$ cat flow/design.v
module n_delay #(
    parameter  int unsigned Latency    = 1,
    parameter  int unsigned Width      = 8,
    localparam int unsigned LatencyMin = Latency == 0 ? 1 : Latency
) (
    input  logic                        clk_i,
    input  logic                        en_i,
    input  logic                        rst_ni,
    input  logic [           Width-1:0] data_i,
    output logic [           Width-1:0] data_o,
    output logic [LatencyMin*Width-1:0] buffer_o
);
  logic [(Latency+1)-1:0][Width-1:0] buffer_temp;
  assign buffer_temp[0] = data_i;
  assign data_o = buffer_temp[(Latency+1)-1];
  for (genvar n = 0; n < Latency; n++) begin : gen_buffer
    always_ff @(posedge clk_i)
      if (!rst_ni) buffer_temp[n+1] <= '0;
      else if (en_i) buffer_temp[n+1] <= buffer_temp[n];
  end
  if (Latency == 0) assign buffer_o = data_i;
  else if (Latency == 1) assign buffer_o = buffer_temp[0];
  else assign buffer_o = buffer_temp[Latency-1:0];
endmodule
(* use_dsp = "yes" *)
module integer_multiplier #(
    parameter  int unsigned WidthX  = 4,
    parameter  int unsigned WidthK  = 8,
    parameter  int unsigned Latency = 1,
    localparam int unsigned WidthY  = WidthX + WidthK
) (
    input  logic                     clk_i,
    input  logic                     rst_ni,
    input  logic                     en_i,
    input  logic signed [WidthX-1:0] x_i,
    input  logic signed [WidthK-1:0] k_i,
    output logic signed [WidthY-1:0] y_o
);
  logic signed [WidthY-1:0] temp_mul;
  always_ff @(posedge clk_i)
    if (!rst_ni) temp_mul <= '0;
    else if (en_i) temp_mul <= $signed(x_i) * $signed(k_i);
  n_delay #(
      .Latency(Latency - 1),
      .Width  (WidthY)
  ) i_mac_delay (
      .clk_i   (clk_i),
      .en_i    (en_i),
      .rst_ni  (rst_ni),
      .data_i  (temp_mul),
      .data_o  (y_o),
      .buffer_o()
  );
endmodule
(* use_dsp = "yes" *)
module minifloat_multiplier #(
    parameter  int unsigned ExpWidthX   = 4,
    parameter  int unsigned ExpWidthK   = 4,
    parameter  int unsigned ManWidthX   = 3,
    parameter  int unsigned ManWidthK   = 3,
    parameter  int unsigned Latency     = 1,
    localparam int unsigned WidthX      = 1 + ExpWidthX + ManWidthX,
    localparam int unsigned WidthK      = 1 + ExpWidthK + ManWidthK,
    localparam int unsigned ManWidthMax = ((ManWidthX > ManWidthK) ? ManWidthX : ManWidthK),
    localparam int unsigned ExpWidthMax = ((ExpWidthX > ExpWidthK) ? ExpWidthX : ExpWidthK),
    localparam int unsigned WidthY      = 2 * (ManWidthMax + (2 ** ExpWidthMax))
) (
    input  logic                     clk_i,
    input  logic                     rst_ni,
    input  logic                     en_i,
    input  logic        [WidthX-1:0] x_i,
    input  logic        [WidthK-1:0] k_i,
    output logic signed [WidthY-1:0] y_o
);
  logic sign_x, sign_k;
  logic [ExpWidthX-1:0] exp_x;
  logic [ExpWidthK-1:0] exp_k;
  logic [ManWidthX-1:0] man_x;
  logic [ManWidthK-1:0] man_k;
  logic norm_x, norm_k;
  logic [(ManWidthX+1)-1:0] ext_man_x;   
  logic [(ManWidthK+1)-1:0] ext_man_k;   
  logic signed [(ManWidthX-1)+2:0] signed_man_x;   
  logic signed [(ManWidthK-1)+2:0] signed_man_k;   
  logic signed [WidthY-1:0] fixed_product;
  always_comb begin
    {sign_x, exp_x, man_x} = x_i;
    {sign_k, exp_k, man_k} = k_i;
    {norm_x, norm_k} = {|exp_x, |exp_k};
    ext_man_x = {norm_x, man_x};   
    ext_man_k = {norm_k, man_k};   
    signed_man_x = sign_x ? -ext_man_x : ext_man_x;   
    signed_man_k = sign_k ? -ext_man_k : ext_man_k;   
    fixed_product = ($signed(signed_man_x) * $signed(signed_man_k)) <<
        ($unsigned({1'b0, exp_x} + {1'b0, exp_k}) - $unsigned(norm_x) - $unsigned(norm_k));
  end
  logic signed [WidthY-1:0] temp_mul;
  always_ff @(posedge clk_i) begin
    if (!rst_ni) temp_mul <= '0;
    else if (en_i) temp_mul <= fixed_product;
  end
  n_delay #(
      .Latency(Latency - 1),
      .Width  (WidthY)
  ) i_mac_delay (
      .clk_i   (clk_i),
      .en_i    (en_i),
      .rst_ni  (rst_ni),
      .data_i  (temp_mul),
      .data_o  (y_o),
      .buffer_o()
  );
endmodule
module acc #(
    parameter int unsigned WidthX  = 4,
    parameter int unsigned WidthY  = 16,
    parameter int unsigned Latency = 1
) (
    input  logic                     clk_i,
    input  logic                     rst_ni,
    input  logic                     en_i,
    input  logic                     x_valid_i,
    input  logic                     first_i,
    input  logic signed [WidthX-1:0] x_i,
    output logic signed [WidthY-1:0] y_o
);
  logic signed [WidthY-1:0] temp_acc;
  always_ff @(posedge clk_i)
    if (!rst_ni) temp_acc <= '0;
    else if (en_i && x_valid_i) begin
      temp_acc <= WidthY'($signed(x_i)) + $signed(first_i ? WidthY'(0) : temp_acc);
    end
  n_delay #(
      .Latency(Latency - 1),
      .Width  (WidthY)
  ) i_mac_delay (
      .clk_i   (clk_i),
      .en_i    (en_i),
      .rst_ni  (rst_ni),
      .data_i  (temp_acc),
      .data_o  (y_o),
      .buffer_o()
  );
endmodule
module tri_buffer #(
    parameter int unsigned Width = 8,
    parameter int unsigned Size  = 4
) (
    input  logic                       clk_i,
    input  logic                       rst_ni,
    input  logic                       en_i,
    input  logic [Size-1:0][Width-1:0] x_i,
    output logic [Size-1:0][Width-1:0] y_o
);
  logic signed [Size-1:0][Size-1:0][Width-1:0] buffer;  
  assign buffer[0] = x_i;   
  for (genvar row = 1; row < Size; row++) begin : gen_row   
    for (genvar col = row; col < Size; col++) begin : gen_col   
      always_ff @(posedge clk_i)
        if (!rst_ni) buffer[row][col] <= 0;
        else if (en_i) buffer[row][col] <= buffer[row-1][col];
    end
  end
  for (genvar col = 0; col < Size; col++) begin : gen_output   
    assign y_o[col] = buffer[col][col];   
  end
endmodule
module axis_sa #(
    parameter int unsigned LatencyMul = 1,
    parameter int unsigned LatencyAcc = 1,
    parameter int unsigned Rows = 4,
    parameter int unsigned Cols = 8,
    parameter int unsigned WidthY = 16,   
    parameter int unsigned MacType = 0,   
    parameter int unsigned WidthX = 4,
    parameter int unsigned WidthK = 8,
    parameter int unsigned ExpWidthX = 4,
    parameter int unsigned ExpWidthK = 4,
    parameter int unsigned ManWidthX = 3,
    parameter int unsigned ManWidthK = 3,
    parameter int unsigned WidthM = WidthX + WidthK,   
    localparam int unsigned FpWidthX = 1 + ExpWidthX + ManWidthX,
    localparam int unsigned FpWidthK = 1 + ExpWidthK + ManWidthK,
    localparam int unsigned ManWidthMax = ((ManWidthX > ManWidthK) ? ManWidthX : ManWidthK),
    localparam int unsigned ExpWidthMax = ((ExpWidthX > ExpWidthK) ? ExpWidthX : ExpWidthK),
    localparam int unsigned FpWidthM = 2 * (ManWidthMax + (2 ** ExpWidthMax)),
    localparam int unsigned DiagLen = (Rows + Cols) - 1,
    localparam int unsigned ActualWidthX = (MacType == 0) ? WidthX : FpWidthX,
    localparam int unsigned ActualWidthK = (MacType == 0) ? WidthK : FpWidthK,
    localparam int unsigned ActualWidthM = (MacType == 0) ? WidthY : FpWidthM
) (
    input  logic                              clk_i,
    input  logic                              rst_ni,
    input  logic                              s_valid_i,
    input  logic                              s_last_i,
    input  logic                              m_ready_i,
    output logic                              s_ready_o,
    output logic                              m_valid_o,
    output logic                              m_last_o,
    input  logic [Rows-1:0][ActualWidthX-1:0] sx_data_i,
    input  logic [Cols-1:0][ActualWidthK-1:0] sk_data_i,
    output logic [Rows-1:0][      WidthY-1:0] m_data_o
);
  logic en_mac, en_shift;
  logic [Rows-1:0][ActualWidthX-1:0] xi_delayed;
  logic [Cols-1:0][ActualWidthK-1:0] ki_delayed, sk_reversed;
  logic [Rows-1:0][Cols-1:0][ActualWidthX-1:0] xi;
  logic [Rows-1:0][Cols-1:0][ActualWidthK-1:0] ki;
  logic [Rows-1:0][Cols-1:0][ActualWidthM-1:0] mo;
  logic [Rows-1:0][Cols-1:0][WidthY-1:0] ao, ro;
  logic [DiagLen-1:0] r_valid, r_last, r_copy, r_clear, conflict, a_valid, m_first;
  logic [LatencyMul+LatencyAcc+DiagLen-1:0] valid, vlast;
  assign en_mac   = !(|conflict);  
  assign en_shift = r_valid[DiagLen-1] && m_ready_i;   
  logic busy, s_fire;
  assign s_ready_o = en_mac && !busy;
  assign s_fire = s_valid_i && s_ready_o;
  always_ff @(posedge clk_i)
    if (!rst_ni) busy <= 1'b0;
    else if (s_fire && s_last_i) busy <= 1'b1;
    else if (m_valid_o && m_ready_i && m_last_o) busy <= 1'b0;
  for (genvar c = 0; c < Cols; c++) assign sk_reversed[c] = sk_data_i[Cols-1-c];
  tri_buffer #(
      .Width(ActualWidthX),
      .Size (Rows)
  ) i_tri_x (
      .clk_i (clk_i),
      .rst_ni(rst_ni),
      .en_i  (en_mac),
      .x_i   (sx_data_i),
      .y_o   (xi_delayed)
  );
  tri_buffer #(
      .Width(ActualWidthK),
      .Size (Cols)
  ) i_tri_k (
      .clk_i (clk_i),
      .rst_ni(rst_ni),
      .en_i  (en_mac),
      .x_i   (sk_reversed),
      .y_o   (ki_delayed)
  );
  n_delay #(
      .Latency(LatencyMul + LatencyAcc + DiagLen),
      .Width  (1)
  ) i_valid (
      .clk_i   (clk_i),
      .en_i    (en_mac),
      .rst_ni  (rst_ni),
      .data_i  (s_valid_i && !busy),
      .data_o  (),
      .buffer_o(valid)
  );
  n_delay #(
      .Latency(LatencyMul + LatencyAcc + DiagLen),
      .Width  (1)
  ) i_vlast (
      .clk_i   (clk_i),
      .en_i    (en_mac),
      .rst_ni  (rst_ni),
      .data_i  (s_valid_i && !busy && s_last_i),
      .data_o  (),
      .buffer_o(vlast)
  );
  for (genvar r = 0; r < Rows; r++) begin
    for (genvar c = 0; c < Cols; c++) begin
      if (c == 0) assign xi[r][c] = xi_delayed[r];
      else   
        always_ff @(posedge clk_i)
          if (!rst_ni) xi[r][c] <= '0;
          else if (en_mac) xi[r][c] <= xi[r][c-1];
      if (r == 0) assign ki[r][c] = ki_delayed[c];
      else   
        always_ff @(posedge clk_i)
          if (!rst_ni) ki[r][c] <= '0;
          else if (en_mac) ki[r][c] <= ki[r-1][c];
    end
  end
  for (genvar r = 0; r < Rows; r++) begin : MR
    for (genvar c = 0; c < Cols; c++) begin : MC
      if (MacType == 0) begin
        logic signed [WidthM-1:0] mul_y;
        assign mo[r][c] = ActualWidthM'(mul_y);
        integer_multiplier #(
            .WidthX (WidthX),
            .WidthK (WidthK),
            .Latency(LatencyMul)
        ) MUL (
            .clk_i (clk_i),
            .rst_ni(rst_ni),
            .en_i  (en_mac),
            .x_i   (xi[r][c]),
            .k_i   (ki[r][c]),
            .y_o   (mul_y)
        );
      end else begin
        minifloat_multiplier #(
            .ExpWidthX(ExpWidthX),
            .ExpWidthK(ExpWidthK),
            .ManWidthX(ManWidthX),
            .ManWidthK(ManWidthK),
            .Latency  (LatencyMul)
        ) MUL (
            .clk_i (clk_i),
            .rst_ni(rst_ni),
            .en_i  (en_mac),
            .x_i   (xi[r][c]),
            .k_i   (ki[r][c]),
            .y_o   (mo[r][c])
        );
      end
    end
  end
  for (genvar d = 0; d < DiagLen; d++) begin
    always_ff @(posedge clk_i)
      if (!rst_ni) m_first[d] <= 1'b1;
      else if (valid[LatencyMul+d]) m_first[d] <= vlast[LatencyMul+d];
  end
  for (genvar r = 0; r < Rows; r++) begin : AR
    for (genvar c = 0; c < Cols; c++) begin : AC
      localparam d = (r + c);
      acc #(
          .WidthX (ActualWidthM),
          .WidthY (WidthY),
          .Latency(LatencyAcc)
      ) ACC (
          .clk_i    (clk_i),
          .rst_ni   (rst_ni),
          .en_i     (en_mac),
          .x_valid_i(valid[LatencyMul+d]),
          .first_i  (m_first[d]),
          .x_i      (mo[r][c]),
          .y_o      (ao[r][c])
      );
    end
  end
  for (genvar d = 0; d < DiagLen; d++) begin
    if (d == 0) assign r_last[0] = r_valid[0];
    else
      always_ff @(posedge clk_i)
        if (!rst_ni) r_last[d] <= 0;
        else if (en_shift)
          if ((d >= (Cols - 1)) && m_last_o)
            r_last[d] <= 0;   
          else r_last[d] <= r_last[d-1];   
    always_ff @(posedge clk_i)
      if (!rst_ni) a_valid[d] <= 0;
      else if (en_mac) a_valid[d] <= vlast[LatencyMul+LatencyAcc+d-1];
    assign conflict [d] = a_valid[d]  &&  r_valid[d];  
    assign r_copy   [d] = a_valid[d]  && !r_valid[d];  
    assign r_clear[d] = en_shift && r_last[d];   
    always_ff @(posedge clk_i)
      if (!rst_ni) r_valid[d] <= 0;
      else if ((d >= (Cols - 1)) && en_shift && m_last_o)
        r_valid[d] <= 0;   
      else if (r_copy[d]) r_valid[d] <= 1;
      else if (r_clear[d]) r_valid[d] <= 0;
  end
  for (genvar r = 0; r < Rows; r++) begin
    for (genvar c = 0; c < Cols; c++) begin
      if (c == 0) begin
        always_ff @(posedge clk_i)
          if (!rst_ni) ro[r][0] <= '0;
          else if (r_copy[(r + 0)]) ro[r][0] <= ao[r][0];
      end else begin
        always_ff @(posedge clk_i)
          if (!rst_ni) ro[r][c] <= '0;
          else if (r_copy[(r + c)]) ro[r][c] <= ao[r][c];
          else if (en_shift) ro[r][c] <= ro[r][c-1];
      end
    end
  end
  assign m_valid_o = r_valid[DiagLen-1];
  assign m_last_o  = r_last[Cols-1];
  for (genvar r = 0; r < Rows; r++) assign m_data_o[r] = ro[r][Cols-1];
endmodule
module sa_top (
    input  logic          clk_i,
    input  logic          rst_ni,
    input  logic          s_valid_i,
    input  logic          s_last_i,
    input  logic          m_ready_i,
    output logic          s_ready_o,
    output logic          m_valid_o,
    output logic          m_last_o,
    input  logic [ 15:0]  sx_data_i,
    input  logic [ 63:0]  sk_data_i,
    output logic [ 63:0]  m_data_o
);
  axis_sa #(
      .LatencyMul(1),
      .LatencyAcc(1),
      .Rows      (4),
      .Cols      (8),
      .WidthY    (16),
      .MacType   (0),
      .WidthX    (4),
      .WidthK    (8)
  ) i_sa (
      .clk_i    (clk_i),
      .rst_ni   (rst_ni),
      .s_valid_i(s_valid_i),
      .s_last_i (s_last_i),
      .m_ready_i(m_ready_i),
      .s_ready_o(s_ready_o),
      .m_valid_o(m_valid_o),
      .m_last_o (m_last_o),
      .sx_data_i(sx_data_i),
      .sk_data_i(sk_data_i),
      .m_data_o (m_data_o)
  );
endmodule
$ cat flow/run.sh
#!/bin/bash
# the make line also repeats each setting of config.mk as NAME=value (left out here)
make -C /OpenROAD-flow-scripts/flow DESIGN_CONFIG=/design/flow/config.mk WORK_HOME=/design/flow/orfs CLKGATE_MAP_FILE= finish
$ cat flow/config.mk
export PLATFORM = sky130hd
export DESIGN_NAME = sa_top
export DESIGN_NICKNAME = sa_top
export VERILOG_FILES = /design/flow/design.v
export SDC_FILE = /design/flow/constraint.sdc
export NUM_CORES = 4
export LEC_CHECK = 0
export CAP_MARGIN = 20
export CORE_MARGIN = 2
export CORE_UTILIZATION = 10
export PLACE_DENSITY = 0.6
export SLEW_MARGIN = 20
$ cat flow/constraint.sdc
create_clock -name core_clock -period 5.25 [get_ports {clk_i}]
set_input_delay 1.0500 -clock core_clock [delete_from_list [all_inputs] [get_ports {clk_i}]]
set_output_delay 1.0500 -clock core_clock [all_outputs]
set_load 0.01 [all_outputs]
==> Changelog: implementation, run 1 <==
### Implementation results

- # H-tree levels: 4
- Final Hold Viols: 0
- Post-DP Area: 0.152 mm2
- Post-Synthesis Cells: 16300
- Pint: 0.0258 W
- Highest metal used: met5
- Switching pwr: 0.00838 W
- Final core occ: 12.2%
- Sequential area share after synthesis: 30.7%
- Cts hold-fix bufs: 0
- Dominant flop cell: dfxtp_1
- Top area cell types: dfxtp_1 31%, ha_1 11%, nand2_1 11%
- First-pass GRT wire length: 629000 um
- Synthesis-stage register bit count: 2013
- Worst setup path class: reg -> out
- Buffers & Inverters on Critical Path: 2
- CP required: 4.20 ns
- Tool warning count: 55
- GRT Util Overall: 6.03%
- Crit path from: i_sa.a_valid[3]$_SDFFE_PN0N_
- Setup Skew: 0.0780 ns
- Main power group: the clock network
- TritonCTS Buffers: 216
- Top-area cell type share of the netlist area: 30.7%
- Clock latency (worst-skew pair): 0.93 ns
- Met3 wire len: 18600 um
- FILL cells: 150000
- Yosys stat chip area: 0.131 mm2
- Worst setup endpoint: s_ready_o
- Cell Count Post-Placement: 32900
- Syn Area/Cell: 8.06 um2
- Finished Cell Area: 0.160 mm2
- Simple share: 23.4%
- Reg2reg start: i_sa.xi[15]$_SDFFE_PN0N_
- TritonCTS clock tree: done
- Synthesized Nets: 18000
- FP Rows: 420
- Clock net power: 0.0167 W
- Clock Tree Buf Depth: 4
- WP data arrival: 3.69 ns
- Sw Share: 24.5%
- Max-cap viol count: 0
- Placeable Area: 1.31 mm2
- FF-to-FF End: i_sa.MR[0].MC[3].genblk1.MUL.temp_mul[11]$_SDFFE_PN0N_
- # Cells Yosys: 16300
- Synth cell count leaders: 3719 x nand2_1, 2013 x dfxtp_1, 1690 x a21oi_1, 1120 x ha_1, 817 x nor2_1
- Initial antenna violation count: 52
- Crit path time final: 4.74 ns
- Total wire length: 413000 um
- Placer congestion estimate: 0.816
- Power Density: 214 mW/mm2
- Largest net degree at the start of global routing: 160
- Worst path max stage delay: 0.65 ns
- Combinational Power Share: 5.2%
- Nets: 17600
- Worst Max-Slew Pin Slew: 1.10 ns
- Layout Cells excl Fill: 33300
- Pre-CTS WS: -0.00578 ns
- Clock network fraction of total power: 48.7%
- Die W: 1150 um
- Synth warn: 9
- Via density: 3.23
- Root Buffer: clkbuf_16
- Leakage: 59.3 nW
- Post-route ant nets: 0
- Most common cell in the netlist: nand2_1
- Slowest CP cell: a22oi_1
- Power in combinational cells: 0.00180 W
- P_seq: 0.0157 W
- Final period util: 90.2%
- # setup viols final: 0
- Aoi share: 16.2%
- Clock tree sinks: 2013
- DRC errors left: 0
- Hold WC Path Type: reg -> reg
- Die area: 1.32 mm2
- Worst hold margin: 0.427 ns
- Mux area share: 0.469%
- Yosys top cell by area: dfxtp_1
- Flop pwr share: 46.0%
- XOR-XNOR Cells, Area Fraction: 4.18%
- Pins Over Slew Limit: 0
- CP max FO: 9
- DR iter-0 viols: 6592
- Starting density of the core: 10.0%
- Adder Area Share: 19.5%
- Vias in the first global route: 103000
- Die height: 1150 um
- Post-synthesis cell type count: 84
- Hold Startpoint: i_sa.i_tri_k.buffer[109]$_SDFFE_PN0N_
- Port Buffer Count: 151
- Remaining Overflow, GRT: 0
- Levels on crit path: 6
- Synth async-reset ratio: 0%
- Wire length per cell: 12.4 um
- Post-CTS Resized: 0
- Fmax: 211 MHz
- Crit end category: primary output
- DRT Pass-1 Iters: 5
- CP startpoint kind: flip-flop
- Wl on met1: 191000 um
- Io pins: 152
- Logic cell area: 0.0837 mm2
- Hold depth: 2
- DP HPWL: 315000 um
- Via count: 108000
- Slew headroom: 26.3%
- Synthesis-to-finish area growth: 21.9%
- Outcome: no timing/DRC/antenna violations
- RSZ-0062 raised after global routing: no
- Min setup slack post-route: 0.514 ns
- Hold Crit Endpoint: i_sa.i_tri_k.buffer[173]$_SDFFE_PN0N_
- Reg2reg path depth: 15
- Main logic family: simple AND/OR/NAND/NOR gates
- CP delay by family, top: simple AND/OR/NAND/NOR gates
- Max VDD drop: 0.246 mV
- Critical-path cell list: a22oi_1 -> nand2_1 -> or3_4 -> nor2_2 -> buf_4 -> clkdlybuf4s50_1
- Setup bufs post-CTS: 0
- Metal2 WL: 186000 um
- Sequential cell area: 0.0403 mm2
- Worst reg2reg setup slack: 0.96 ns
- Clk slew on worst S/H paths: 0.06 ns
- Number of enable flip-flop cells: 0
- Synthesized cell area: 0.131 mm2
[through the flow]
step                      total power, W   TNS, ns
after floorplan                   0.0172         0
after global placement            0.0179    -0.168
after detailed placement          0.0179  -0.00578
after CTS                         0.0347         0
after global routing              0.0354         0
final                             0.0342         0
[metal layers]
layer | track usage (%) | up-vias
met5 | 0 | -
met4 | 2.26 | 4
met3 | 0.800 | 494
met2 | 9.93 | 1754
met1 | 8.00 | 51400
li1 | - | 53900
[area by class of cell]
| cell class | count | area share [%] |
|---|---|---|
| sequential | 2013 | 25.2 |
| inverter | 782 | 1.84 |
| timing repair buffer | 354 | 2.23 |
| clock inverter | 103 | 0.887 |
| tap | 17300 | 13.5 |
| multi-input combinational | 12500 | 52.4 |
| antenna | 15 | 0.0235 |
| clock buffer | 294 | 3.87 |
==> run 2, diff against run 1 <==
ABC_AREA = 1   (was not set)
CELL_PAD_IN_SITES_GLOBAL_PLACEMENT = 0   (was not set)
CORE_ASPECT_RATIO = 1.14   (was not set)
CORE_UTILIZATION = 68   (was 10)
CTS_CLUSTER_DIAMETER = 30   (was not set)
CTS_CLUSTER_SIZE = 41   (was not set)
HOLD_SLACK_MARGIN = -0.09   (was not set)
MAX_ROUTING_LAYER = met5   (was not set)
PLACE_DENSITY = not set   (was 0.6)
clock period = 5.43 ns   (was 5.25 ns; I/O delays follow)
==> run 2 against run 1 <==
Effect of this change:
- routed wire length fell by 6.6%
- via count up 18%
- non-clock buffer count decreased by 59
- sequential power about the same
- core utilization up 64 points
- sequential cell count unchanged
- synthesized cell count increased by 21%
- first-iteration DRC count is 42% higher
- combinational power increased by 16%
- register-to-register slack improved by 0.25 ns
- critical path type unchanged
- largest power group unchanged
- highest routed layer is now met4
==> Changelog: implementation, run 2 <==
### Implementation results

- Outcome: no timing/DRC/antenna violations (unchanged)
- Placer congestion estimate: 0.949 (was 0.816)
- Sequential area share after synthesis: 29.6% (was 30.7%)
- Post-CTS Resized: 0 (unchanged)
- # H-tree levels: 5 (was 4)
- Reg2reg start: i_sa.xi[123]$_SDFFE_PN0N_ (was i_sa.xi[15]$_SDFFE_PN0N_)
- XOR-XNOR Cells, Area Fraction: 2.59% (was 4.18%)
- Synthesized cell area: 0.136 mm2 (was 0.131 mm2)
- CP required: 4.34 ns (was 4.20 ns)
- Pre-CTS WS: 0.540 ns (was -0.00578 ns)
- Wire length per cell: 17.2 um (was 12.4 um)
- # Cells Yosys: 19600 (was 16300)
- Finished Cell Area: 0.152 mm2 (was 0.160 mm2)
- CP delay by family, top: simple AND/OR/NAND/NOR gates (unchanged)
- Hold depth: 2 (unchanged)
- Cell Count Post-Placement: 21600 (was 32900)
- CP startpoint kind: flip-flop (unchanged)
- Synthesis-stage register bit count: 2013 (unchanged)
- Pint: 0.0325 W (was 0.0258 W)
- Hold WC Path Type: reg -> reg (unchanged)
- Clock network fraction of total power: 58.8% (was 48.7%)
- Adder Area Share: 18.8% (was 19.5%)
- Levels on crit path: 6 (unchanged)
- Slowest CP cell: clkdlybuf4s50_1 (was a22oi_1)
- Cell mode on critical path: nor2_1
- Via count: 126000 (was 108000)
- Synthesized Nets: 21400 (was 18000)
- Crit end category: primary output (unchanged)
- TritonCTS clock tree: done (unchanged)
- Post-synthesis cell type count: 35 (was 84)
- Simple share: 21.2% (was 23.4%)
- Via density: 5.65 (was 3.23)
- Pins Over Slew Limit: 0 (unchanged)
- DRC errors left: 0 (unchanged)
- Critical-path cell list: nand2_1 -> nand3_1 -> nor2_1 -> nand2_8 -> nor2_1 -> clkdlybuf4s50_1 (was a22oi_1 -> nand2_1 -> or3_4 -> nor2_2 -> buf_4 -> clkdlybuf4s50_1)
- First-pass GRT wire length: 622000 um (was 629000 um)
- Hold Crit Endpoint: i_sa.ro[188]$_SDFFE_PN0P_ (was i_sa.i_tri_k.buffer[173]$_SDFFE_PN0N_)
- Buffers & Inverters on Critical Path: 1 (was 2)
- Yosys top cell by area: dfxtp_1 (unchanged)
- Slew headroom: 16.3% (was 26.3%)
- Setup bufs post-CTS: 0 (unchanged)
- Placeable Area: 0.199 mm2 (was 1.31 mm2)
- Crit path from: i_sa.i_vlast.buffer_temp[2]$_SDFFE_PN0N_ (was i_sa.a_valid[3]$_SDFFE_PN0N_)
- Max VDD drop: 0.274 mV (was 0.246 mV)
- Worst Max-Slew Pin Slew: 1.24 ns (was 1.10 ns)
- Post-route ant nets: 0 (unchanged)
- Reg2reg path depth: 14 (was 15)
- Wl on met1: 152000 um (was 191000 um)
- Top area cell types: dfxtp_1 30%, nand2_1 10%, ha_1 10% (was dfxtp_1 31%, ha_1 11%, nand2_1 11%)
- Post-DP Area: 0.138 mm2 (was 0.152 mm2)
- Cts hold-fix bufs: 0 (unchanged)
- Highest metal used: met4 (was met5)
- Clock latency (worst-skew pair): 0.99 ns (was 0.93 ns)
- Total wire length: 386000 um (was 413000 um)
- Main power group: the clock network (unchanged)
- Die W: 423 um (was 1150 um)
- Clock net power: 0.0253 W (was 0.0167 W)
- Most common cell in the netlist: nand2_1 (unchanged)
- Combinational Power Share: 4.8% (was 5.2%)
- Nets: 21200 (was 17600)
- Metal2 WL: 184000 um (was 186000 um)
- P_seq: 0.0156 W (was 0.0157 W)
- FP Rows: 175 (was 420)
- Switching pwr: 0.0104 W (was 0.00838 W)
- Worst setup endpoint: s_ready_o (unchanged)
- Die area: 0.204 mm2 (was 1.32 mm2)
- Synthesis-to-finish area growth: 12.1% (was 21.9%)
- FILL cells: 15800 (was 150000)
- Worst setup path class: reg -> out (unchanged)
- Clock tree sinks: 2013 (unchanged)
- Sw Share: 24.3% (was 24.5%)
- Crit path time final: 4.41 ns
- DRT Pass-1 Iters: 9 (was 5)
- Final Hold Viols: 0 (unchanged)
- Worst reg2reg setup slack: 1.21 ns (was 0.96 ns)
- CP max FO: 62 (was 9)
- Mux area share: 0% (was 0.469%)
- Power in combinational cells: 0.00208 W (was 0.00180 W)
- Yosys stat chip area: 0.136 mm2 (was 0.131 mm2)
- Largest net degree at the start of global routing: 197 (was 160)
- Leakage: 78.2 nW (was 59.3 nW)
- Initial antenna violation count: 10 (was 52)
- DR iter-0 viols: 9344 (was 6592)
- Fmax: 227 MHz
- Layout Cells excl Fill: 22400 (was 33300)
- Top-area cell type share of the netlist area: 29.6% (was 30.7%)
- Max-cap viol count: 0 (unchanged)
- RSZ-0062 raised after global routing: no (unchanged)
- Fin Setup TNS: 0 ns (unchanged)
- DP HPWL: 279000 um (was 315000 um)
- # setup viols final: 0 (unchanged)
- Dominant flop cell: dfxtp_1 (unchanged)
- Post-Synthesis Cells: 19600 (was 16300)
- Io pins: 152 (unchanged)
- Port Buffer Count: 151 (unchanged)
- Synth cell count leaders: 3743 x nand2_1, 2826 x inv_1, 2358 x o21ai_0, 2345 x nor2_1, 2013 x dfxtp_1 (was 3719 x nand2_1, 2013 x dfxtp_1, 1690 x a21oi_1, 1120 x ha_1, 817 x nor2_1)
- Synth async-reset ratio: 0% (unchanged)
- Setup Skew: 0.0487 ns (was 0.0780 ns)
- Final period util: 81.3% (was 90.2%)
- Worst path max stage delay: 0.56 ns (was 0.65 ns)
- Min setup slack post-route: 1.02 ns (was 0.514 ns)
- TritonCTS Buffers: 410 (was 216)
- Synth warn: 9 (unchanged)
- GRT Util Overall: 37.4% (was 6.03%)
- Hold Startpoint: i_sa.AR[1].AC[3].ACC.temp_acc[12]$_SDFFE_PN0P_ (was i_sa.i_tri_k.buffer[109]$_SDFFE_PN0N_)
- Vias in the first global route: 122000 (was 103000)
- FF-to-FF End: i_sa.MR[3].MC[6].genblk1.MUL.temp_mul[9]$_SDFFE_PN0N_ (was i_sa.MR[0].MC[3].genblk1.MUL.temp_mul[11]$_SDFFE_PN0N_)
- Remaining Overflow, GRT: 0 (unchanged)
- WP data arrival: 3.33 ns (was 3.69 ns)
- Main logic family: simple AND/OR/NAND/NOR gates (unchanged)
- Clock Tree Buf Depth: 4 (unchanged)
- Flop pwr share: 36.3% (was 46.0%)
- Root Buffer: clkbuf_16 (unchanged)
- Met3 wire len: 24600 um (was 18600 um)
- Aoi share: 16.9% (was 16.2%)
- Starting density of the core: 68.3% (was 10.0%)
- Power Density: 282 mW/mm2 (was 214 mW/mm2)
- Die height: 481 um (was 1150 um)
- Number of enable flip-flop cells: 0 (unchanged)
- Clk slew on worst S/H paths: 0.05 ns (was 0.06 ns)
- Syn Area/Cell: 6.92 um2 (was 8.06 um2)
- Tool warning count: 59 (was 55)
[run 2: final cells by class]
class	instances	area (um2)	area share, %
Timing Repair Buffer	295	2950	1.93
Clock inverter	252	2910	1.91
Sequential cell	2013	40300	26.5
Inverter	2853	10700	7.04
Antenna cell	8	20.0	0.0131
Clock buffer	489	11100	7.29
Multi-Input combinational cell	13800	81000	53.2
Tap cell	2655	3320	2.18
[run 2: metal layers]
layer / track usage (%) / vias up
li1: - / 62400
met1: 43.7 / 58900
met2: 64.9 / 4144
met3: 5.24 / 969
met4: 23.2 / 0
met5: 0 / -
[run 2: metrics by stage]
step | hold WS, ns | power, W | util (%)
after CTS | 0.421 | 0.0431 | 76.5
final | 0.429 | 0.0430 | 76.5
after floorplan | 0.439 | 0.0171 | -
after global routing | 0.453 | 0.0442 | 76.5
after global placement | 0.445 | 0.0179 | 69.5
after detailed placement | 0.448 | 0.0179 | 69.5
==> run 3, diff against run 2 <==
ABC_AREA = not set   (was 1)
CELL_PAD_IN_SITES_GLOBAL_PLACEMENT = 1   (was 0)
CORE_UTILIZATION = 70   (was 68)
CTS_CLUSTER_DIAMETER = not set   (was 30)
CTS_CLUSTER_SIZE = not set   (was 41)
HOLD_SLACK_MARGIN = not set   (was -0.09)
clock period = 3.12 ns   (was 5.43 ns; I/O delays follow)
==> run 3 against run 2 <==
Effect of this change:
- die area decreased by 6.3%
- the run now fails in global placement without I/O
- area after synthesis decreased by 3.6%
- synthesized cell count decreased by 17%
==> Changelog: implementation, run 3 <==
### Implementation results

- Aoi share: 16.2% (was 16.9%)
- Die W: 409 um (was 423 um)
- FP Rows: 169 (was 175)
- Sequential area share after synthesis: 30.7% (was 29.6%)
- Mux area share: 0.469% (was 0%)
- Synthesized Nets: 18000 (was 21400)
- Top area cell types: dfxtp_1 31%, ha_1 11%, nand2_1 11% (was dfxtp_1 30%, nand2_1 10%, ha_1 10%)
- # Cells Yosys: 16300 (was 19600)
- Starting density of the core: 70.4% (was 68.3%)
- Most common cell in the netlist: nand2_1 (unchanged)
- Top-area cell type share of the netlist area: 30.7% (was 29.6%)
- Simple share: 23.4% (was 21.2%)
- Post-synthesis cell type count: 84 (was 35)
- Synthesized cell area: 0.131 mm2 (was 0.136 mm2)
- Number of enable flip-flop cells: 0 (unchanged)
- Die height: 466 um (was 481 um)
- XOR-XNOR Cells, Area Fraction: 4.18% (was 2.59%)
- Synth async-reset ratio: 0% (unchanged)
- Outcome: stopped before the end (was no timing/DRC/antenna violations)
- Dominant flop cell: dfxtp_1 (unchanged)
- Synthesis-stage register bit count: 2013 (unchanged)
- Synth warn: 9 (unchanged)
- Post-Synthesis Cells: 16300 (was 19600)
- Synth cell count leaders: 3719 x nand2_1, 2013 x dfxtp_1, 1690 x a21oi_1, 1120 x ha_1, 817 x nor2_1 (was 3743 x nand2_1, 2826 x inv_1, 2358 x o21ai_0, 2345 x nor2_1, 2013 x dfxtp_1)
- Yosys top cell by area: dfxtp_1 (unchanged)
- Adder Area Share: 19.5% (was 18.8%)
- Main logic family: simple AND/OR/NAND/NOR gates (unchanged)
- Placeable Area: 0.186 mm2 (was 0.199 mm2)
- Die area: 0.191 mm2 (was 0.204 mm2)
- Yosys stat chip area: 0.131 mm2 (was 0.136 mm2)
- Syn Area/Cell: 8.06 um2 (was 6.92 um2)
- Stop err: [ERROR GPL-0301] Utilization 105.680 % exceeds 100%.
- Last stage: global placement without I/O
==> run 4, diff against run 3 <==
ABC_AREA = 1   (was not set)
CAP_MARGIN = 25   (was 20)
CELL_PAD_IN_SITES_DETAIL_PLACEMENT = 2   (was not set)
CELL_PAD_IN_SITES_GLOBAL_PLACEMENT = 0   (was 1)
CORE_ASPECT_RATIO = 0.62   (was 1.14)
CORE_MARGIN = 8   (was 2)
CORE_UTILIZATION = 45   (was 70)
CTS_CLUSTER_DIAMETER = 319   (was not set)
CTS_CLUSTER_SIZE = 42   (was not set)
GPL_TIMING_DRIVEN = 0   (was not set)
HOLD_SLACK_MARGIN = -0.01   (was not set)
MAX_ROUTING_LAYER = met4   (was met5)
PLACE_DENSITY = 0.56   (was not set)
SETUP_SLACK_MARGIN = -0.22   (was not set)
SLEW_MARGIN = 0   (was 20)
clock period = 2.51 ns   (was 3.12 ns; I/O delays follow)
==> run 4 against run 3 <==
Effect of this change:
- the flow stops in detailed placement
- area after synthesis up 3.7%
- synthesized cell count up 21%
- die area up 68%
==> Changelog: implementation, run 4 <==
### Implementation results

- Synthesis-stage register bit count: 2013 (unchanged)
- Port Buffer Count: 147
- Synthesized Nets: 21400 (was 18000)
- Simple share: 21.2% (was 23.4%)
- Dominant flop cell: dfxtp_1 (unchanged)
- Syn Area/Cell: 6.92 um2 (was 8.06 um2)
- Starting density of the core: 45.1% (was 70.4%)
- Yosys stat chip area: 0.136 mm2 (was 0.131 mm2)
- Most common cell in the netlist: nand2_1 (unchanged)
- Yosys top cell by area: dfxtp_1 (unchanged)
- Stop err: [ERROR DPL-0033] detailed placement checks failed during check placement. (was [ERROR GPL-0301] Utilization 105.680 % exceeds 100%.)
- Post-Synthesis Cells: 19600 (was 16300)
- Number of enable flip-flop cells: 0 (unchanged)
- Synthesized cell area: 0.136 mm2 (was 0.131 mm2)
- Synth warn: 9 (unchanged)
- XOR-XNOR Cells, Area Fraction: 2.59% (was 4.18%)
- Die area: 0.320 mm2 (was 0.191 mm2)
- Synth cell count leaders: 3743 x nand2_1, 2826 x inv_1, 2358 x o21ai_0, 2345 x nor2_1, 2013 x dfxtp_1 (was 3719 x nand2_1, 2013 x dfxtp_1, 1690 x a21oi_1, 1120 x ha_1, 817 x nor2_1)
- Adder Area Share: 18.8% (was 19.5%)
- Synth async-reset ratio: 0% (unchanged)
- Last stage: detailed placement (was global placement without I/O)
- Aoi share: 16.9% (was 16.2%)
- Outcome: stopped before the end (unchanged)
- Die W: 714 um (was 409 um)
- Die height: 449 um (was 466 um)
- Top area cell types: dfxtp_1 30%, nand2_1 10%, ha_1 10% (was dfxtp_1 31%, ha_1 11%, nand2_1 11%)
- Sequential area share after synthesis: 29.6% (was 30.7%)
- Io pins: 152
- # Cells Yosys: 19600 (was 16300)
- Post-synthesis cell type count: 35 (was 84)
- FP Rows: 159 (was 169)
- Placer congestion estimate: 1.03
- Placeable Area: 0.302 mm2 (was 0.186 mm2)
- Main logic family: simple AND/OR/NAND/NOR gates (unchanged)
- Mux area share: 0% (was 0.469%)
- Top-area cell type share of the netlist area: 29.6% (was 30.7%)
run 4: metrics by stage:
step / instance area, um2 / instances / setup TNS, ns / power [W] / worst slack [ns]
floorplan: 138000 / 19600 / -135.07 / 0.0371 / -0.881
global placement: 144000 / 23800 / -3991.95 / 0.0398 / -3.09
==> run 5, diff against run 4 <==
ABC_AREA = not set   (was 1)
CAP_MARGIN = 20   (was 25)
CELL_PAD_IN_SITES_DETAIL_PLACEMENT = not set   (was 2)
CELL_PAD_IN_SITES_GLOBAL_PLACEMENT = not set   (was 0)
CORE_ASPECT_RATIO = not set   (was 0.62)
CORE_MARGIN = 2   (was 8)
CORE_UTILIZATION = 40   (was 45)
CTS_CLUSTER_DIAMETER = not set   (was 319)
CTS_CLUSTER_SIZE = not set   (was 42)
GPL_TIMING_DRIVEN = not set   (was 0)
HOLD_SLACK_MARGIN = not set   (was -0.01)
MAX_ROUTING_LAYER = not set   (was met4)
PLACE_DENSITY = 0.6   (was 0.56)
SETUP_SLACK_MARGIN = not set   (was -0.22)
SLEW_MARGIN = 20   (was 0)
clock period = 4.62 ns   (was 2.51 ns; I/O delays follow)
==> run 5 against run 4 <==
Effect of this change:
- the run now finishes clean
- synthesized cell count down 17%
- area after synthesis down 3.6%
- die area up 3.7%
==> Changelog: implementation, run 5 <==
### Implementation results

- Outcome: no timing/DRC/antenna violations (was stopped before the end)
- P_seq: 0.0179 W
- Post-synthesis cell type count: 84 (was 35)
- Crit end category: flip-flop
- Simple share: 23.4% (was 21.2%)
- Critical-path cell list: nand2b_1 -> fa_1 -> fa_1 -> inv_1 -> fa_1 -> ha_1 -> fa_1 -> a21o_1 -> a21oi_1 -> o21bai_1 -> a21oi_1 -> o21bai_1 -> a21oi_1 -> xnor2_1 -> a211oi_1
- RSZ-0062 raised after global routing: no
- Yosys stat chip area: 0.131 mm2 (was 0.136 mm2)
- Setup Skew: 0.0627 ns
- Sw Share: 23.6%
- Synthesis-to-finish area growth: 10.6%
- Worst Max-Slew Pin Slew: 1.08 ns
- CP required: 5.40 ns
- Cell mode on critical path: fa_1
- Total wire length: 359000 um
- Clock tree sinks: 2013
- Clk slew on worst S/H paths: 0.06 ns
- Placeable Area: 0.327 mm2 (was 0.302 mm2)
- Global Route met1 Usage: 30.6%
- Power in combinational cells: 0.00198 W
- Top area cell types: dfxtp_1 31%, ha_1 11%, nand2_1 11% (was dfxtp_1 30%, nand2_1 10%, ha_1 10%)
- Clock latency (worst-skew pair): 0.92 ns
- Most common cell in the netlist: nand2_1 (unchanged)
- Nets: 17700
- Flop pwr share: 44.5%
- Worst hold margin: 0.442 ns
- Io pins: 152 (unchanged)
- # Cells Yosys: 16300 (was 19600)
- Levels on crit path: 15
- Adder Area Share: 19.5% (was 18.8%)
- Sequential area share after synthesis: 30.7% (was 29.6%)
- Starting density of the core: 40.1% (was 45.1%)
- # H-tree levels: 4
- Synth warn: 9 (unchanged)
- FILL cells: 32900
- Syn Area/Cell: 8.06 um2 (was 6.92 um2)
- Number of enable flip-flop cells: 0 (unchanged)
- Via count: 107000
- Reg2reg path depth: 15
- Synthesized Nets: 18000 (was 21400)
- Fin Setup TNS: 0 ns
- CP startpoint kind: flip-flop
- FP Rows: 210 (was 159)
- Final Hold Viols: 0
- Slowest CP cell: dfxtp_1
- WP data arrival: 5.05 ns
- Final period util: 92.5%
- Slew headroom: 28.0%
- Post-Synthesis Cells: 16300 (was 19600)
- Synth cell count leaders: 3719 x nand2_1, 2013 x dfxtp_1, 1690 x a21oi_1, 1120 x ha_1, 817 x nor2_1 (was 3743 x nand2_1, 2826 x inv_1, 2358 x o21ai_0, 2345 x nor2_1, 2013 x dfxtp_1)
- Switching pwr: 0.00946 W
- Met3 Usage GRT: 2.29%
- Placer congestion estimate: 0.868 (was 1.03)
- DP HPWL: 263000 um
- Initial antenna violation count: 10
- Crit path time final: 4.28 ns
- Root Buffer: clkbuf_16
- XOR-XNOR Cells, Area Fraction: 4.18% (was 2.59%)
- Combinational Power Share: 4.9%
- DR iter-0 viols: 6653
- Cts hold-fix bufs: 0
- Busiest grt layer: met2
- Fmax: 234 MHz
- Worst setup endpoint: i_sa.MR[3].MC[5].genblk1.MUL.temp_mul[11]$_SDFFE_PN0N_
- Mux area share: 0.469% (was 0%)
- Die area: 0.332 mm2 (was 0.320 mm2)
- Die W: 576 um (was 714 um)
- Hold Crit Endpoint: i_sa.i_tri_k.buffer[188]$_SDFFE_PN0N_
- Tool warning count: 51
- Synthesis-stage register bit count: 2013 (unchanged)
- Pins Over Slew Limit: 0
- CP max FO: 11
- Worst setup path class: reg -> reg
- Top-area cell type share of the netlist area: 30.7% (was 29.6%)
- DRC errors left: 0
- Clock network fraction of total power: 50.5%
- # setup viols final: 0
- Layout Cells excl Fill: 20500
- TritonCTS clock tree: done
- TritonCTS Buffers: 235
- Reg2reg start: i_sa.xi[119]$_SDFFE_PN0N_
- First-pass GRT wire length: 573000 um
- Clock net power: 0.0203 W
- Main logic family: simple AND/OR/NAND/NOR gates (unchanged)
- Leakage: 60.1 nW
- Synthesized cell area: 0.131 mm2 (was 0.136 mm2)
- Worst reg2reg setup slack: 0.34 ns
- Vias in the first global route: 102000
- Wire length per cell: 17.5 um
- DRT Pass-1 Iters: 5
- Hold Startpoint: i_sa.i_tri_k.buffer[124]$_SDFFE_PN0N_
- FF-to-FF End: i_sa.MR[3].MC[5].genblk1.MUL.temp_mul[11]$_SDFFE_PN0N_
- Hold WC Path Type: reg -> reg
- Cell Count Post-Placement: 20000
- Main power group: the clock network
- Buffers & Inverters on Critical Path: 1
- Max-cap viol count: 0
- Aoi share: 16.2% (was 16.9%)
- Die height: 576 um (was 449 um)
- GRT Util Overall: 21.1%
- Via density: 5.25
- Power Density: 277 mW/mm2
- Post-route ant nets: 0
- Synth async-reset ratio: 0% (unchanged)
- Pint: 0.0307 W
- M2 GR Usage: 33.6%
- Crit path from: i_sa.xi[119]$_SDFFE_PN0N_
- Largest net degree at the start of global routing: 204
- Remaining Overflow, GRT: 0
- Dominant flop cell: dfxtp_1 (unchanged)
- Clock Tree Buf Depth: 4
- CP delay by family, top: adder cells
- Worst path max stage delay: 0.58 ns
- Port Buffer Count: 151 (was 147)
- Yosys top cell by area: dfxtp_1 (unchanged)
- Max VDD drop: 0.276 mV
- Hold depth: 2
[run 5: what timing repair did]
item | 4_1_cts | 5_1_grt
setup buffers | 0 | 0
gates resized | 0 | 1
setup endpoints to repair | 0 | 1
[run 5: cell type report]
| cell class | instances | area [um2] | share of cell area [%] |
|---|---|---|---|
| flip-flops and latches | 2013 | 40300 | 27.8 |
| clock buffers | 320 | 6760 | 4.66 |
| repair buffers | 419 | 4230 | 2.92 |
| clock inverters | 111 | 1650 | 1.14 |
| inverters | 782 | 2940 | 2.03 |
| well taps | 4346 | 5440 | 3.75 |
| diodes | 5 | 12.5 | 0.00863 |
| multi-input cells | 12500 | 83700 | 57.7 |
[run 5: routing by layer]
metal	wire length (um)	share of wire (%)	vias up
met5	16	0.0045	-
met4	7660	2.1	2
met3	17100	4.8	400
met2	158000	44	1886
met1	176000	49	51100
li1	-	-	54100
[run 5: metrics by stage]
step	power [W]	instance area [um2]	utilization [%]	setup slack, ns
2_1_floorplan	0.0195	131000	-	0.245
3_3_place_gp	0.0202	137000	41.8	-0.459
3_5_place_dp	0.0202	137000	41.8	-0.410
4_1_cts	0.0406	145000	44.4	0.261
5_1_grt	0.0415	145000	44.4	0.00725
6_report	0.0401	145000	44.4	0.345
==> run 6, diff against run 5 <==
CELL_PAD_IN_SITES_GLOBAL_PLACEMENT = 3   (was not set)
CORE_ASPECT_RATIO = 0.56   (was not set)
CORE_MARGIN = 4   (was 2)
CORE_UTILIZATION = 15   (was 40)
HOLD_SLACK_MARGIN = -0.1   (was not set)
PLACE_DENSITY = not set   (was 0.6)
SLEW_MARGIN = 10   (was 20)
TNS_END_PERCENT = 35   (was not set)
clock period = 3.25 ns   (was 4.62 ns; I/O delays follow)
==> run 6 against run 5 <==
Effect of this change:
- critical path type unchanged
- sequential cell count stayed put
- setup slack worse by 0.87 ns
- sequential share of layout area is 3.8 points lower
- clock power is 46% higher
- die area went up to 2.7 times the previous value
- register-to-register slack worse by 0.87 ns
- largest power group unchanged
- highest routed layer unchanged
- final cell count is 42% higher
- critical endpoint is now i_sa.MR[3].MC[6].genblk1.MUL.temp_mul[11]$_SDFFE_PN0N_
- now fails the layout checks on setup timing
- largest cell class unchanged
==> Changelog: implementation, run 6 <==
### Implementation results

- Die height: 708 um (was 576 um)
- Placer congestion estimate: 0.794 (was 0.868)
- Vias in the first global route: 109000 (was 102000)
- Clock tree sinks: 2013 (unchanged)
- Synth warn: 9 (unchanged)
- Aoi share: 16.2% (unchanged)
- Worst setup path class: reg -> reg (unchanged)
- Worst hold margin: 0.125 ns (was 0.442 ns)
- Yosys top cell by area: dfxtp_1 (unchanged)
- Port Buffer Count: 151 (unchanged)
- FF-to-FF End: i_sa.MR[3].MC[6].genblk1.MUL.temp_mul[11]$_SDFFE_PN0N_ (was i_sa.MR[3].MC[5].genblk1.MUL.temp_mul[11]$_SDFFE_PN0N_)
- Final period util: 116% (was 92.5%)
- Power Density: 351 mW/mm2 (was 277 mW/mm2)
- Synth async-reset ratio: 0% (unchanged)
- Initial antenna violation count: 48 (was 10)
- Crit path from: i_sa.xi[121]$_SDFFE_PN0N_ (was i_sa.xi[119]$_SDFFE_PN0N_)
- Buffers & Inverters on Critical Path: 2 (was 1)
- Starting density of the core: 15.1% (was 40.1%)
- First-pass GRT wire length: 794000 um (was 573000 um)
- Reg2reg path depth: 16 (was 15)
- Synthesis-stage register bit count: 2013 (unchanged)
- Slowest CP cell: fa_1 (was dfxtp_1)
- Io pins: 152 (unchanged)
- Synthesis-to-finish area growth: 28.6% (was 10.6%)
- Die W: 1260 um (was 576 um)
- Synthesized Nets: 18000 (unchanged)
- Main logic family: simple AND/OR/NAND/NOR gates (unchanged)
- Wire length per cell: 18.7 um (was 17.5 um)
- Power in combinational cells: 0.00391 W (was 0.00198 W)
- CP startpoint kind: flip-flop (unchanged)
- Setup Skew: 0.106 ns (was 0.0627 ns)
- Main power group: the clock network (unchanged)
- Post-route ant nets: 0 (unchanged)
- GRT Util Overall: 11.8% (was 21.1%)
- # Cells Yosys: 16300 (unchanged)
- Pint: 0.0436 W (was 0.0307 W)
- Clk slew on worst S/H paths: 0.06 ns (about the same)
- Switching pwr: 0.0155 W (was 0.00946 W)
- Die area: 0.890 mm2 (was 0.332 mm2)
- Synthesized cell area: 0.131 mm2 (unchanged)
- Slew headroom: 40.9% (was 28.0%)
- Post-DP Area: 0.156 mm2 (was 0.137 mm2)
- # H-tree levels: 4 (unchanged)
- Combinational Power Share: 6.6% (was 4.9%)
- Root Buffer: clkbuf_16 (unchanged)
- Worst Max-Slew Pin Slew: 0.863 ns (was 1.08 ns)
- Number of enable flip-flop cells: 0 (unchanged)
- Hold depth: 2 (unchanged)
- Max VDD drop: 0.455 mV (was 0.276 mV)
- Max-cap viol count: 0 (unchanged)
- Via count: 113000 (was 107000)
- Most common cell in the netlist: nand2_1 (unchanged)
- Violated checks: setup timing
- Fmax: 265 MHz (was 234 MHz)
- Post-Synthesis Cells: 16300 (unchanged)
- DR iter-0 viols: 8095 (was 6653)
- Total wire length: 545000 um (was 359000 um)
- Sequential area share after synthesis: 30.7% (unchanged)
- Finished Cell Area: 0.169 mm2 (was 0.145 mm2)
- Top area cell types: dfxtp_1 31%, ha_1 11%, nand2_1 11% (unchanged)
- Simple share: 23.4% (unchanged)
- Final Hold Viols: 0 (unchanged)
- Leakage: 67.4 nW (was 60.1 nW)
- Largest net degree at the start of global routing: 99 (was 204)
- Synth cell count leaders: 3719 x nand2_1, 2013 x dfxtp_1, 1690 x a21oi_1, 1120 x ha_1, 817 x nor2_1 (unchanged)
- Mux area share: 0.469% (unchanged)
- Yosys stat chip area: 0.131 mm2 (unchanged)
- Min setup slack post-route: -0.529 ns (was 0.345 ns)
- Clock network fraction of total power: 50.3% (was 50.5%)
- Syn Area/Cell: 8.06 um2 (unchanged)
- CP delay by family, top: adder cells (unchanged)
- Outcome: complete, but fails checks (was no timing/DRC/antenna violations)
- Worst reg2reg setup slack: -0.53 ns (was 0.34 ns)
- Remaining Overflow, GRT: 0 (unchanged)
- Clock net power: 0.0297 W (was 0.0203 W)
- Clock Tree Buf Depth: 4 (unchanged)
- Hold Startpoint: rst_ni (was i_sa.i_tri_k.buffer[124]$_SDFFE_PN0N_)
- RSZ-0062 raised after global routing: yes (was no)
- WP data arrival: 4.62 ns (was 5.05 ns)
- Critical-path cell list: nand2_2 -> fa_1 -> fa_1 -> inv_2 -> fa_2 -> ha_4 -> inv_2 -> fa_2 -> nor2b_1 -> o21ai_1 -> a21boi_2 -> o21ai_2 -> a21boi_2 -> o21a_1 -> or3_1 -> a311oi_1 (was nand2b_1 -> fa_1 -> fa_1 -> inv_1 -> fa_1 -> ha_1 -> fa_1 -> a21o_1 -> a21oi_1 -> o21bai_1 -> a21oi_1 -> o21bai_1 -> a21oi_1 -> xnor2_1 -> a211oi_1)
- Sw Share: 26.2% (was 23.6%)
- Clock latency (worst-skew pair): 0.96 ns (was 0.92 ns)
- FP Rows: 256 (was 210)
- DRT Pass-1 Iters: 6 (was 5)
- P_seq: 0.0255 W (was 0.0179 W)
- DP HPWL: 427000 um (was 263000 um)
- Hold WC Path Type: in -> reg (was reg -> reg)
- Placeable Area: 0.870 mm2 (was 0.327 mm2)
- Crit end category: flip-flop (unchanged)
- TritonCTS Buffers: 242 (was 235)
- Nets: 19000 (was 17700)
- Dominant flop cell: dfxtp_1 (unchanged)
- Flop pwr share: 43.1% (was 44.5%)
- Worst path max stage delay: 0.55 ns (was 0.58 ns)
- Tool warning count: 30 (was 51)
- Pre-CTS WS: -1.38 ns (was -0.410 ns)
- Crit path time final: 3.78 ns (was 4.28 ns)
- Pins Over Slew Limit: 0 (unchanged)
- # setup viols final: 170 (was 0)
- Post-synthesis cell type count: 84 (unchanged)
- Worst setup endpoint: i_sa.MR[3].MC[6].genblk1.MUL.temp_mul[11]$_SDFFE_PN0N_ (was i_sa.MR[3].MC[5].genblk1.MUL.temp_mul[11]$_SDFFE_PN0N_)
- Top-area cell type share of the netlist area: 30.7% (unchanged)
- CP required: 4.09 ns (was 5.40 ns)
- Reg2reg start: i_sa.xi[121]$_SDFFE_PN0N_ (was i_sa.xi[119]$_SDFFE_PN0N_)
- Via density: 3.90 (was 5.25)
- Adder Area Share: 19.5% (unchanged)
- TritonCTS clock tree: done (unchanged)
- Levels on crit path: 16 (was 15)
- Hold Crit Endpoint: i_sa.AR[2].AC[5].ACC.temp_acc[12]$_SDFFE_PN0P_ (was i_sa.i_tri_k.buffer[188]$_SDFFE_PN0N_)
- CP max FO: 2 (was 11)
- DRC errors left: 0 (unchanged)
- XOR-XNOR Cells, Area Fraction: 4.18% (unchanged)
run 6: cell type report:
cell class	count	area, um2
antenna	34	85.1
clock buffer	334	6890
fill	97500	701000
timing repair buffer	1709	15300
sequential	2013	40500
tap	11600	14500
clock inverter	103	1400
multi-input combinational	12500	87000
inverter	782	2950
run 6: metrics by stage:
step | utilization (%) | setup TNS, ns | total power (W) | cells
CTS | 19.1 | -50.77 | 0.0602 | 29000
global placement | 18.0 | -64.33 | 0.0298 | 28500
floorplan | - | -22.84 | 0.0278 | 16300
detailed placement | 18.0 | -64.64 | 0.0298 | 28500
global route | 19.4 | -76.92 | 0.0617 | 29000
finish | 19.4 | -40.55 | 0.0592 | 29100
run 6: timing repair:
action                     4_1_cts  5_1_grt
hold buffers                     0        0
buffers inserted                98       53
setup endpoints to repair      176      274
resized                        309      422
pin swaps                      255      330
run 6: per-layer routing:
metal / vias up / track usage [%] / part of all wire [%]
li1: 56800 / - / -
met1: 54400 / 21.0 / 61
met2: 1707 / 13.9 / 33
met3: 365 / 2.46 / 5.6
met4: 20 / 1.11 / 0.98
met5: - / 0 / 0.025
==> run 7, diff against run 6 <==
CAP_MARGIN = 40   (was 20)
CORE_ASPECT_RATIO = 0.72   (was 0.56)
CORE_UTILIZATION = 41   (was 15)
CTS_CLUSTER_DIAMETER = 87   (was not set)
CTS_CLUSTER_SIZE = 86   (was not set)
GPL_ROUTABILITY_DRIVEN = 0   (was not set)
GPL_TIMING_DRIVEN = 0   (was not set)
HOLD_SLACK_MARGIN = not set   (was -0.1)
MAX_ROUTING_LAYER = met5   (was not set)
MIN_ROUTING_LAYER = met2   (was not set)
SETUP_SLACK_MARGIN = 0.67   (was not set)
SLEW_MARGIN = 30   (was 10)
clock period = 3.36 ns   (was 3.25 ns; I/O delays follow)
==> run 7 against run 6 <==
Effect of this change:
- the run now fails in global routing
- area after synthesis stayed put
- synthesized cell count stayed put
- die area is 63% lower
==> Changelog: implementation, run 7 <==
### Implementation results

- Outcome: stopped before the end (was complete, but fails checks)
- Last stage: global routing
- Stop err: [ERROR GRT-0116] Global routing finished with congestion. Check the congestion regions in the DRC Viewer.
- Post-Synthesis Cells: 16300 (unchanged)
- Syn Area/Cell: 8.06 um2 (unchanged)
- DP HPWL: 501000 um (was 427000 um)
- XOR-XNOR Cells, Area Fraction: 4.18% (unchanged)
- Top area cell types: dfxtp_1 31%, ha_1 11%, nand2_1 11% (unchanged)
- # Cells Yosys: 16300 (unchanged)
- Aoi share: 16.2% (unchanged)
- Number of enable flip-flop cells: 0 (unchanged)
- Synthesized cell area: 0.131 mm2 (unchanged)
- Most common cell in the netlist: nand2_1 (unchanged)
- Sequential area share after synthesis: 30.7% (unchanged)
- FP Rows: 175 (was 256)
- Die height: 488 um (was 708 um)
- Synthesis-stage register bit count: 2013 (unchanged)
- Synth async-reset ratio: 0% (unchanged)
- Cts hold-fix bufs: 0 (unchanged)
- Io pins: 152 (unchanged)
- Main logic family: simple AND/OR/NAND/NOR gates (unchanged)
- Yosys stat chip area: 0.131 mm2 (unchanged)
- Top-area cell type share of the netlist area: 30.7% (unchanged)
- Port Buffer Count: 151 (unchanged)
- Post-synthesis cell type count: 84 (unchanged)
- Post-DP Area: 0.142 mm2 (was 0.156 mm2)
- Mux area share: 0.469% (unchanged)
- Root Buffer: clkbuf_16 (unchanged)
- Dominant flop cell: dfxtp_1 (unchanged)
- Clock Tree Buf Depth: 3 (was 4)
- Synth warn: 9 (unchanged)
- Die W: 674 um (was 1260 um)
- Simple share: 23.4% (unchanged)
- Placeable Area: 0.317 mm2 (was 0.870 mm2)
- Starting density of the core: 41.3% (was 15.1%)
- Die area: 0.329 mm2 (was 0.890 mm2)
- Clock tree sinks: 2013 (unchanged)
- Yosys top cell by area: dfxtp_1 (unchanged)
- TritonCTS Buffers: 111 (was 242)
- Remaining Overflow, GRT: 2420
- Adder Area Share: 19.5% (unchanged)
- GRT Util Overall: 72.0%
- Synthesized Nets: 18000 (unchanged)
- Synth cell count leaders: 3719 x nand2_1, 2013 x dfxtp_1, 1690 x a21oi_1, 1120 x ha_1, 817 x nor2_1 (unchanged)
- # H-tree levels: 3 (was 4)
-- run 7: what timing repair did --
item | in CTS
gates resized | 1014
pin swaps | 463
endpoints found under the setup margin | 1801
setup buffers | 382
-- run 7: metal layers --
metal / track usage, % / overflow
met5: 66.2 / 293
met4: 39.8 / 39
met3: 89.6 / 2044
met2: 73.8 / 44
met1: - / -
-- run 7: per-stage QoR --
step                utilization [%]  TNS (ns)  std cells  worst slack [ns]
floorplan                         -     -10.0      16300            -0.479
global placement               44.1  -4090.71      20700             -4.69
detailed placement             44.6   -827.56      20800             -1.53
CTS                            48.4    -54.22      21300            -0.733
==> run 8, diff against run 7 <==
CAP_MARGIN = 20   (was 40)
CELL_PAD_IN_SITES_GLOBAL_PLACEMENT = 0   (was 3)
CORE_ASPECT_RATIO = 1.14   (was 0.72)
CORE_MARGIN = 2   (was 4)
CORE_UTILIZATION = 72   (was 41)
CTS_CLUSTER_DIAMETER = 71   (was 87)
CTS_CLUSTER_SIZE = 52   (was 86)
GPL_ROUTABILITY_DRIVEN = not set   (was 0)
GPL_TIMING_DRIVEN = not set   (was 0)
MIN_ROUTING_LAYER = not set   (was met2)
PLACE_DENSITY_LB_ADDON = 0.28   (was not set)
SETUP_SLACK_MARGIN = not set   (was 0.67)
SLEW_MARGIN = 20   (was 30)
TNS_END_PERCENT = not set   (was 35)
clock period = 3.35 ns   (was 3.36 ns; I/O delays follow)
==> run 8 against run 7 <==
Effect of this change:
- the layout now fails its checks (setup timing)
- die area shrank 44%
- area after synthesis is the same
- synthesized cell count unchanged
==> Changelog: implementation, run 8 <==
### Implementation results

- Outcome: complete, but fails checks (was stopped before the end)
- Violated checks: setup timing
- Post-synthesis cell type count: 84 (unchanged)
- Pint: 0.0336 W
- Die height: 460 um (was 488 um)
- Clock latency (worst-skew pair): 0.83 ns
- FF-to-FF End: i_sa.MR[2].MC[1].genblk1.MUL.temp_mul[11]$_SDFFE_PN0N_
- Synth warn: 9 (unchanged)
- TritonCTS Buffers: 120 (was 111)
- Number of enable flip-flop cells: 0 (unchanged)
- Most common cell in the netlist: nand2_1 (unchanged)
- RSZ-0062 raised after global routing: yes
- Crit path time final: 4.00 ns
- Clock net power: 0.0180 W
- Root Buffer: clkbuf_16 (unchanged)
- Worst reg2reg setup slack: -0.65 ns
- XOR-XNOR Cells, Area Fraction: 4.18% (unchanged)
- Port Buffer Count: 151 (unchanged)
- WP data arrival: 4.72 ns
- Syn Area/Cell: 8.06 um2 (unchanged)
- Starting density of the core: 72.3% (was 41.3%)
- CP required: 4.07 ns
- Fin Setup TNS: -30.15 ns
- Synthesis-to-finish area growth: 14.1%
- FP Rows: 167 (was 175)
- Worst Max-Slew Pin Slew: 1.08 ns
- Die W: 404 um (was 674 um)
- # Cells Yosys: 16300 (unchanged)
- Power Density: 307 mW/mm2
- Worst setup path class: reg -> reg
- Hold depth: 3
- Io pins: 152 (unchanged)
- Crit end category: flip-flop
- Main logic family: simple AND/OR/NAND/NOR gates (unchanged)
- Placeable Area: 0.181 mm2 (was 0.317 mm2)
- Critical-path cell list: nand2_2 -> fa_1 -> fa_1 -> inv_1 -> fa_2 -> ha_4 -> inv_2 -> fa_2 -> nor2b_2 -> o21ai_2 -> a21boi_2 -> o21ai_2 -> a21oi_2 -> o21a_1 -> or3_1 -> a311oi_1
- Clock network fraction of total power: 39.1%
- CP max FO: 3
- Worst setup endpoint: i_sa.MR[2].MC[1].genblk1.MUL.temp_mul[11]$_SDFFE_PN0N_
- Wl on met1: 144000 um
- Top-area cell type share of the netlist area: 30.7% (unchanged)
- Pins Over Slew Limit: 0
- Min setup slack post-route: -0.652 ns
- Simple share: 23.4% (unchanged)
- Power in combinational cells: 0.00342 W
- Clk slew on worst S/H paths: 0.10 ns
- GRT Util Overall: 39.0%
- Flop pwr share: 53.5%
- Leakage: 63.0 nW
- Reg2reg path depth: 16
- Via count: 120000
- Worst path max stage delay: 0.55 ns
- Synth cell count leaders: 3719 x nand2_1, 2013 x dfxtp_1, 1690 x a21oi_1, 1120 x ha_1, 817 x nor2_1 (unchanged)
- Post-route ant nets: 0
- Sw Share: 26.9%
- Remaining Overflow, GRT: 0
- Crit path from: i_sa.xi[69]$_SDFFE_PN0N_
- Levels on crit path: 16
- Synthesis-stage register bit count: 2013 (unchanged)
- Slowest CP cell: fa_1
- CP startpoint kind: flip-flop
- Slew headroom: 27.5%
- Worst hold margin: 0.104 ns
- Wire length per cell: 20.3 um
- # H-tree levels: 3 (unchanged)
- Max VDD drop: 0.419 mV
- Final Hold Viols: 0
- Tool warning count: 41
- First-pass GRT wire length: 594000 um
- DR iter-0 viols: 12700
- Synthesized cell area: 0.131 mm2 (unchanged)
- Yosys stat chip area: 0.131 mm2 (unchanged)
- Fmax: 250 MHz
- Metal2 WL: 183000 um
- Main power group: sequential cells
- Vias in the first global route: 116000
- Hold Crit Endpoint: i_sa.ki[64]$_SDFFE_PN0N_
- Cell Count Post-Placement: 18700 (was 20800)
- Initial antenna violation count: 2
- Switching pwr: 0.0124 W
- Via density: 6.31
- # setup viols final: 138
- P_seq: 0.0246 W
- Synth async-reset ratio: 0% (unchanged)
- Max-cap viol count: 0
- Yosys top cell by area: dfxtp_1 (unchanged)
- CP delay by family, top: adder cells
- Setup Skew: 0.0513 ns
- Clock Tree Buf Depth: 3 (unchanged)
- DRC errors left: 0
- Placer congestion estimate: 0.959
- Total Power: 0.0460 W
- Combinational Power Share: 7.4%
- Adder Area Share: 19.5% (unchanged)
- Reg2reg start: i_sa.xi[69]$_SDFFE_PN0N_
- Sequential area share after synthesis: 30.7% (unchanged)
- Nets: 18400
- Final core occ: 82.5%
- Hold WC Path Type: in -> reg
- Top area cell types: dfxtp_1 31%, ha_1 11%, nand2_1 11% (unchanged)
- Largest net degree at the start of global routing: 154
- Highest metal used: met5
- Hold Startpoint: sk_data_i[56]
- Post-Synthesis Cells: 16300 (unchanged)
- Clock tree sinks: 2013 (unchanged)
- DRT Pass-1 Iters: 10
- Aoi share: 16.2% (unchanged)
- Buffers & Inverters on Critical Path: 2
- Met3 wire len: 31200 um
- Total wire length: 386000 um
- Layout Cells excl Fill: 19100
- Die area: 0.186 mm2 (was 0.329 mm2)
- Dominant flop cell: dfxtp_1 (unchanged)
- TritonCTS clock tree: done
- Synthesized Nets: 18000 (unchanged)
- Mux area share: 0.469% (unchanged)
- Final period util: 119%
- DP HPWL: 261000 um (was 501000 um)
run 8: routing by layer:
layer	up-vias	GRT usage, %
li1	55300	-
met3	1584	5.30
met1	57500	47.0
met4	2	24.6
met2	5876	65.9
met5	-	0
run 8: per-stage QoR:
stage / instance area (um2) / setup WS [ns]
after global routing: 150000 / -0.736
after detailed placement: 140000 / -1.14
after floorplan: 133000 / -0.487
final: 150000 / -0.652
after global placement: 140000 / -1.17
after CTS: 148000 / -0.506
run 8: timing repair:
action                     in CTS  in global routing
setup buffers                 173                110
pin swaps                     358                425
resized                       468                410
setup endpoints to repair     142                174
hold buffers                    0                  0
run 8: final cells by class:
type	instances	area (um2)
Sequential cell	2013	40500
Multi-Input combinational cell	12500	87600
Inverter	782	2950
Clock inverter	95	1410
Antenna cell	2	5.00
Tap cell	2366	2960
Timing Repair Buffer	1199	10900
Clock buffer	131	3160
Fill cell	10500	31800
Power figures rest on the tool's default switching activity, not on a simulated workload.
